Setup of JK:
// mul_op
module mul_op #(parameter INPUTS = 2,
		parameter OUTPUTS = 1,
		parameter DATA_IN_SIZE = 32,
		parameter DATA_OUT_SIZE = 32)
		(
		input clk,
		input rst,
		input [INPUTS * (DATA_IN_SIZE)- 1 : 0]data_in_bus,
		input [INPUTS - 1 : 0]valid_in_bus,
		output [INPUTS - 1 : 0] ready_in_bus,
		output [OUTPUTS * (DATA_OUT_SIZE) - 1 : 0]data_out_bus,
		output [OUTPUTS - 1 : 0]valid_out_bus,
		input 	[OUTPUTS - 1 : 0] ready_out_bus
);
Settings: LEC_CHECK=0, CAP_MARGIN=20, CORE_MARGIN=2, CORE_UTILIZATION=72, PLACE_DENSITY_LB_ADDON=0.25, SLEW_MARGIN=40; clock period 6.53 ns.
run.sh (not shown) runs the stock make flow with config.mk's settings and CLKGATE_MAP_FILE=.
JK finished all stages; however, its layout fails the closing checks, the failures being negative setup slack.
The inputs of MS differ from those of JK as listed below.
Settings: clearing PLACE_DENSITY_LB_ADDON, which used to be 0.25; swapping 72 for 70 in CORE_UTILIZATION; putting SETUP_SLACK_MARGIN at 0.13 where nothing was set; swapping 40 for 20 in SLEW_MARGIN; swapping 6.53 for 7.14 in the clock period (ns, I/O delays scaled along).
Results
The setup slack of MS is larger than that of JK.
Synthesized instance count: JK vs MS identical
MS vs JK — clock-buffer cell count dropped 1.
The final reports for MS and JK show met3 routing resource usage after global routing lower in the former.
The lower total instance count after detailed placement came out of MS.
Routed wire length shrinks by more than 10% when moving from JK to MS.
Via count on MS is ahead of JK.
MS: flow completed, timing, DRC and antenna clean
In JK the implementation completed, yet the final layout does not meet the checks, the culprit being negative setup slack.

Starting RTL as in the previous note.
Settings: LEC_CHECK=0, ABC_AREA=0, CAP_MARGIN=0, CELL_PAD_IN_SITES_DETAIL_PLACEMENT=2, CORE_ASPECT_RATIO=0.7, CORE_MARGIN=7, CORE_UTILIZATION=42, GPL_TIMING_DRIVEN=1, PLACE_DENSITY=0.7, SETUP_SLACK_MARGIN=0.59, SLEW_MARGIN=10, TNS_END_PERCENT=90; clock period 5.25 ns.
The first run finished but fails on negative setup slack.
Next try:
- ABC_AREA: 0 -> not set
- CAP_MARGIN: 0 -> 20
- CELL_PAD_IN_SITES_DETAIL_PLACEMENT: 2 -> not set
- CORE_ASPECT_RATIO: 0.7 -> not set
- CORE_MARGIN: 7 -> 2
- CORE_UTILIZATION: 42 -> 10
- GPL_TIMING_DRIVEN: 1 -> not set
- PLACE_DENSITY: 0.7 -> not set
- SETUP_SLACK_MARGIN: 0.59 -> not set
- SLEW_MARGIN: 10 -> 20
- TNS_END_PERCENT: 90 -> not set
- clock period: 5.25 -> 8.92 ns (I/O delays scaled with it)
=>
- This time the run finished clean
- final area went down by 4.1%
- final cell count went up by 60%
- via count went down by 35%
- global-route usage went down by 40 points
- first-iteration DRC count went down by 76%

Setup of before:
mul_op again, from the RTL that the note above started with.
export LEC_CHECK = 0
export ABC_AREA = 1
export CAP_MARGIN = 25
export CELL_PAD_IN_SITES_DETAIL_PLACEMENT = 0
export CORE_ASPECT_RATIO = 0.52
export CORE_MARGIN = 6
export CORE_UTILIZATION = 54
export GPL_TIMING_DRIVEN = 0
export HOLD_SLACK_MARGIN = 0.25
export MAX_ROUTING_LAYER = met4
export MIN_ROUTING_LAYER = met1
export SLEW_MARGIN = 20
export TNS_END_PERCENT = 90
create_clock -name core_clock -period 6.29 [get_ports {clk}]
Ran to the end and failed final checks on negative setup slack: before.
The inputs of after differ from those of before as listed below.
- clearing CELL_PAD_IN_SITES_DETAIL_PLACEMENT, which used to be 0
- clearing GPL_TIMING_DRIVEN, which used to be 0
- clearing HOLD_SLACK_MARGIN, which used to be 0.25
- clearing CORE_ASPECT_RATIO, which used to be 0.52
- swapping 25 for 5 in CAP_MARGIN
- clearing TNS_END_PERCENT, which used to be 90
- clearing MAX_ROUTING_LAYER, which used to be met4
- swapping 54 for 72 in CORE_UTILIZATION
- swapping 6 for 2 in CORE_MARGIN
- clearing ABC_AREA, which used to be 1
- clearing MIN_ROUTING_LAYER, which used to be met1
- swapping 6.29 for 6.23 in the clock period (ns, I/O delays scaled along)
- after vs before, maximum single-stage delay on the critical path went up by 0.02 ns.
- First-pass GRT wire length (higher): before
- Synthesis-to-layout area growth: before and after compared, lower one is after
- Comparing synthesized cell area for before and after, the bigger number came from before.
- Run comparison: before cell type of the slowest stage on the worst timing path sky130_fd_sc_hd__fa_2; after cell type of the slowest stage on the worst timing path sky130_fd_sc_hd__fa_1
- On clock-pin slew on the worst setup and hold paths, after tracks before almost exactly.
- The final reports for after and before show total setup violations reported at the end of the flow higher in the former.
- On after: via count is 2,413 lower than what before gave.
- Min worst-margin pin slew across before and after: before
- Although after finished all stages, its layout failed final checks on negative setup slack.
- On via count of the first global-routing pass: after sits below before.
